// dct_4x4_core
module dct_4x4_core (
    input          clk,
    input          reset,
    input          i_valid,
    output         i_ready,
    input  [255:0] i_data,
    output         o_valid,
    input          o_ready,
    output [255:0] o_data
);
clock: 3.63 ns
lec_check: 0
cap_margin: 40
core_margin: 2
core_utilization: 72
cts_cluster_diameter: 140
cts_cluster_size: 17
hold_slack_margin: 0.29
max_routing_layer: met4
setup_slack_margin: -0.35
slew_margin: 20
run.sh (not shown) runs the stock make flow with config.mk's settings and CLKGATE_MAP_FILE=.
The first run finished but fails on setup timing.
Rerun with:
==> flow/config.mk (replaced) <==
export PLATFORM = sky130hd
export DESIGN_NAME = dct_4x4_core
export DESIGN_NICKNAME = dct_4x4_core
export VERILOG_FILES = /design/flow/design.v
export SDC_FILE = /design/flow/constraint.sdc
export NUM_CORES = 4
export LEC_CHECK = 0
export CAP_MARGIN = 20
export CORE_MARGIN = 2
export CORE_UTILIZATION = 9
export PLACE_DENSITY = 0.6
export SLEW_MARGIN = 20
==> flow/constraint.sdc (replaced) <==
create_clock -name core_clock -period 6.05 [get_ports {clk}]
set_input_delay 1.2100 -clock core_clock [delete_from_list [all_inputs] [get_ports {clk}]]
set_output_delay 1.2100 -clock core_clock [all_outputs]
set_load 0.01 [all_outputs]
Effect: The changed run completed with no timing, DRC or antenna violations; worst setup slack gains 1.4 ns; global-route usage came out lower by 37 points; core utilization goes down by 74 points.

dct_4x4_core again, from the RTL that the note above started with.
export LEC_CHECK = 0
export CAP_MARGIN = 20
export CORE_MARGIN = 2
export CORE_UTILIZATION = 72
export CTS_CLUSTER_DIAMETER = 102
export MAX_ROUTING_LAYER = met4
export SLEW_MARGIN = 20
create_clock -name core_clock -period 3.93 [get_ports {clk}]
The starting point completed and failed the layout checks on setup timing.
Rerun with:
--- a/flow/config.mk
+++ b/flow/config.mk
@@ -10,3 +10,2 @@
-export CORE_UTILIZATION = 72
-export CTS_CLUSTER_DIAMETER = 102
-export MAX_ROUTING_LAYER = met4
+export CORE_UTILIZATION = 40
+export PLACE_DENSITY = 0.6
==> flow/constraint.sdc (replaced) <==
create_clock -name core_clock -period 4.07 [get_ports {clk}]
set_input_delay 0.8140 -clock core_clock [delete_from_list [all_inputs] [get_ports {clk}]]
set_output_delay 0.8140 -clock core_clock [all_outputs]
set_load 0.01 [all_outputs]
The new run finished but fails on setup timing.
Final area stays flat.
Setup slack is better by 0.38 ns.
Worst hold slack got worse by 0.011 ns.
Die size rose by 79%.
Fmax climbs by 5.8%.
Non-clock buffer count came out lower by 21.
Final cell count grows by 10%.
Global-route usage went down by 22 points.
Clock skew rises by 0.012 ns.
Synthesized cell count is unchanged.
Rerun with:
--- a/flow/config.mk
+++ b/flow/config.mk
@@ -10,2 +10,2 @@
-export CORE_UTILIZATION = 40
-export PLACE_DENSITY = 0.6
+export CORE_UTILIZATION = 72
+export PLACE_DENSITY = 0.39
==> flow/constraint.sdc (replaced) <==
create_clock -name core_clock -period 3.43 [get_ports {clk}]
set_input_delay 0.6860 -clock core_clock [delete_from_list [all_inputs] [get_ports {clk}]]
set_output_delay 0.6860 -clock core_clock [all_outputs]
set_load 0.01 [all_outputs]
What happened: This time the run died in 5_1_grt with GRT-0232. Die size falls by 44%. Area after synthesis stays the same. Synthesized cell count does not change.
Rerun with:
--- a/flow/config.mk
+++ b/flow/config.mk
@@ -11 +11,2 @@
-export PLACE_DENSITY = 0.39
+export CTS_CLUSTER_DIAMETER = 363
+export CTS_CLUSTER_SIZE = 25
==> flow/constraint.sdc (replaced) <==
create_clock -name core_clock -period 3.93 [get_ports {clk}]
set_input_delay 0.7860 -clock core_clock [delete_from_list [all_inputs] [get_ports {clk}]]
set_output_delay 0.7860 -clock core_clock [all_outputs]
set_load 0.01 [all_outputs]
Outcome: The new run finished but fails on setup timing. Synthesized cell count is unchanged. Area after synthesis does not change. Die area stays the same.
Rerun with:
--- a/flow/config.mk
+++ b/flow/config.mk
@@ -11,2 +11,2 @@
-export CTS_CLUSTER_DIAMETER = 363
-export CTS_CLUSTER_SIZE = 25
+export CTS_CLUSTER_DIAMETER = 360
+export PLACE_DENSITY = 0.6
==> flow/constraint.sdc (replaced) <==
create_clock -name core_clock -period 3.76 [get_ports {clk}]
set_input_delay 0.7520 -clock core_clock [delete_from_list [all_inputs] [get_ports {clk}]]
set_output_delay 0.7520 -clock core_clock [all_outputs]
set_load 0.01 [all_outputs]
Outcome: The new run produced a layout that fails on setup timing. Critical path depth shrinks by 1. Final area goes up by 5.9%. Final cell count rises by 2.9%. Register-to-register slack barely changes. Synthesized cell count is unchanged. Synthesized area stays the same.

== willow ==
Starting RTL as in the previous note.
// dct_4x4_core
module dct_4x4_core (
    input          clk,
    input          reset,
    input          i_valid,
    output         i_ready,
    input  [255:0] i_data,
    output         o_valid,
    input          o_ready,
    output [255:0] o_data
);
    dct_4x4 #(
        .PERF_OPT_ROW(1),
        .PERF_OPT_COL(1)
    ) u_dct_4x4 (
        .clk    (clk),
        .reset  (reset),
        .i_valid(i_valid),
        .i_ready(i_ready),
        .i_data (i_data),
        .o_valid(o_valid),
        .o_ready(o_ready),
        .o_data (o_data)
    );
endmodule
export LEC_CHECK = 0
export CAP_MARGIN = 40
export CORE_MARGIN = 2
export CORE_UTILIZATION = 72
export CTS_CLUSTER_DIAMETER = 140
export CTS_CLUSTER_SIZE = 17
export HOLD_SLACK_MARGIN = 0.29
export MAX_ROUTING_LAYER = met5
export SETUP_SLACK_MARGIN = -0.35
export SLEW_MARGIN = 20
create_clock -name core_clock -period 3.45 [get_ports {clk}]
| willow | all stages done | FAIL | negative setup slack |
### willow -> raven
Settings: PLACE_DENSITY now 0.6, previously not set; CORE_UTILIZATION now 38, was 72; CTS_CLUSTER_DIAMETER no longer set, was 140; HOLD_SLACK_MARGIN no longer set, was 0.29; SETUP_SLACK_MARGIN no longer set, was -0.35; MAX_ROUTING_LAYER no longer set, was met5; CAP_MARGIN now 20, was 40; CTS_CLUSTER_SIZE no longer set, was 17; the clock period (ns, I/O delays scaled along) now 4.74, was 3.45.
[summary]
In summary, raven completed successfully, with a layout that passed the timing, design-rule and antenna checks.
The final reports for raven and willow show iteration tally of the first detailed-router pass lower in the former.
Across both runs, count of cell instances traversed by the critical path was lower for raven than for willow.
Lower setup slack among willow and raven: willow
Cell count was lower in the run labelled willow.
raven against willow: routed metal-1 wire length grew by about 24%, yosys stat chip area held steady, sequential share of layout area grew by 1.3 points, non-clock buffer count shrank by 890.
On worst clock skew on the final layout, the higher figure sits with raven, not willow.
Filler cell count (higher): raven
Relative to raven, the following input files were edited for nickel:
Settings: CORE_UTILIZATION: 38 -> 66; PLACE_DENSITY: 0.6 -> unset; the clock period (ns, I/O delays scaled along): 4.74 -> 3.93.
Utilization (lower): raven. The final report for nickel shows a completed flow and a layout that fails verification, specifically negative setup slack. As far as compound-cell area share of the yosys netlist goes, nickel and raven are indistinguishable; the numbers are identical. As of nickel, via count of the first global-routing pass had risen by a few percent compared to raven. Changes observed in nickel relative to raven: total via count after detailed routing picked up an extra about 8%, area overhead of the layout relative to synthesis picked up an extra 3.3 points, clock network area share lost 0.57 points.
Modified inputs, indigo compared to nickel
Settings: putting PLACE_DENSITY at 0.6 where nothing was set; putting CTS_CLUSTER_DIAMETER at 27 where nothing was set; swapping 66 for 72 in CORE_UTILIZATION; putting SETUP_SLACK_MARGIN at 1.11 where nothing was set; swapping 3.93 for 3.76 in the clock period (ns, I/O delays scaled along).
--- outcome ---
The flow for nickel finished, though final verification flagged negative setup slack.
Stage in which a tool error killed indigo: global routing.
nickel -> indigo: share of async-settable or async-resettable flops after synthesis delta 0, exact match
Delta (indigo minus nickel): area of the mapped netlist was more or less identical, setup slack after placement went down by 98 ps, total die area went down by about 8%.
For sierra, these inputs were changed with respect to indigo:
Settings: changing CORE_UTILIZATION from 72 to 40; removing CTS_CLUSTER_DIAMETER (formerly 27); changing SETUP_SLACK_MARGIN from 1.11 to 0.72; changing the clock period (ns, I/O delays scaled along) from 3.76 to 4.74.
## What came out
sierra finished every step from synthesis to the final layout, and the layout passed the timing, design-rule and antenna checks. Diff indigo -> sierra | initial core utilization | decrease of 32 points. Taking sierra over indigo, the die outline height ratio works out to 1.3. Compared with indigo, sierra shows a number of CTS-inserted buffers that is 98 lower. Relative to indigo, the post-CTS repair timing setup buffer count measured on sierra has decreased by more than half. Diff indigo -> sierra | instance area after placement | decrease of about 2.2%. Looking at die outline area across both flows, sierra is the weaker of the two, with indigo ahead.

dct_4x4_core again, from the RTL that the note above started with.
## dct_4x4_core
module dct_4x4_core (
    input          clk,
    input          reset,
    input          i_valid,
    output         i_ready,
    input  [255:0] i_data,
    output         o_valid,
    input          o_ready,
    output [255:0] o_data
);
Settings: LEC_CHECK=0, CAP_MARGIN=20, CELL_PAD_IN_SITES_DETAIL_PLACEMENT=2, CELL_PAD_IN_SITES_GLOBAL_PLACEMENT=2, CORE_ASPECT_RATIO=1.38, CORE_MARGIN=8, CORE_UTILIZATION=36, CTS_CLUSTER_DIAMETER=385, GPL_ROUTABILITY_DRIVEN=1, MIN_ROUTING_LAYER=met2, PLACE_DENSITY_LB_ADDON=0.07, SLEW_MARGIN=25; clock period 7.11 ns.
Edit:
CELL_PAD_IN_SITES_DETAIL_PLACEMENT = not set   (was 2)
CELL_PAD_IN_SITES_GLOBAL_PLACEMENT = not set   (was 2)
CORE_ASPECT_RATIO = not set   (was 1.38)
CORE_MARGIN = 2   (was 8)
CORE_UTILIZATION = 72   (was 36)
CTS_CLUSTER_DIAMETER = 28   (was 385)
GPL_ROUTABILITY_DRIVEN = not set   (was 1)
MIN_ROUTING_LAYER = not set   (was met2)
PLACE_DENSITY = 0.6   (was not set)
PLACE_DENSITY_LB_ADDON = not set   (was 0.07)
SETUP_SLACK_MARGIN = 0.99   (was not set)
SLEW_MARGIN = 20   (was 25)
clock period = 3.76 ns   (was 7.11 ns; I/O delays follow)
Effect: With this change the flow died in global routing (5_1_grt) on GRT-0232; die area went down by 52%; synthesized cell count does not change; synthesized area does not change.
Edit:
CORE_UTILIZATION = 66   (was 72)
CTS_CLUSTER_DIAMETER = not set   (was 28)
SETUP_SLACK_MARGIN = not set   (was 0.99)
clock period = 3.98 ns   (was 3.76 ns; I/O delays follow)
After rerunning: With this change the flow finished with negative setup slack left. Synthesized cell count does not change. Synthesized area is unchanged. Die size is higher by 9.0%.
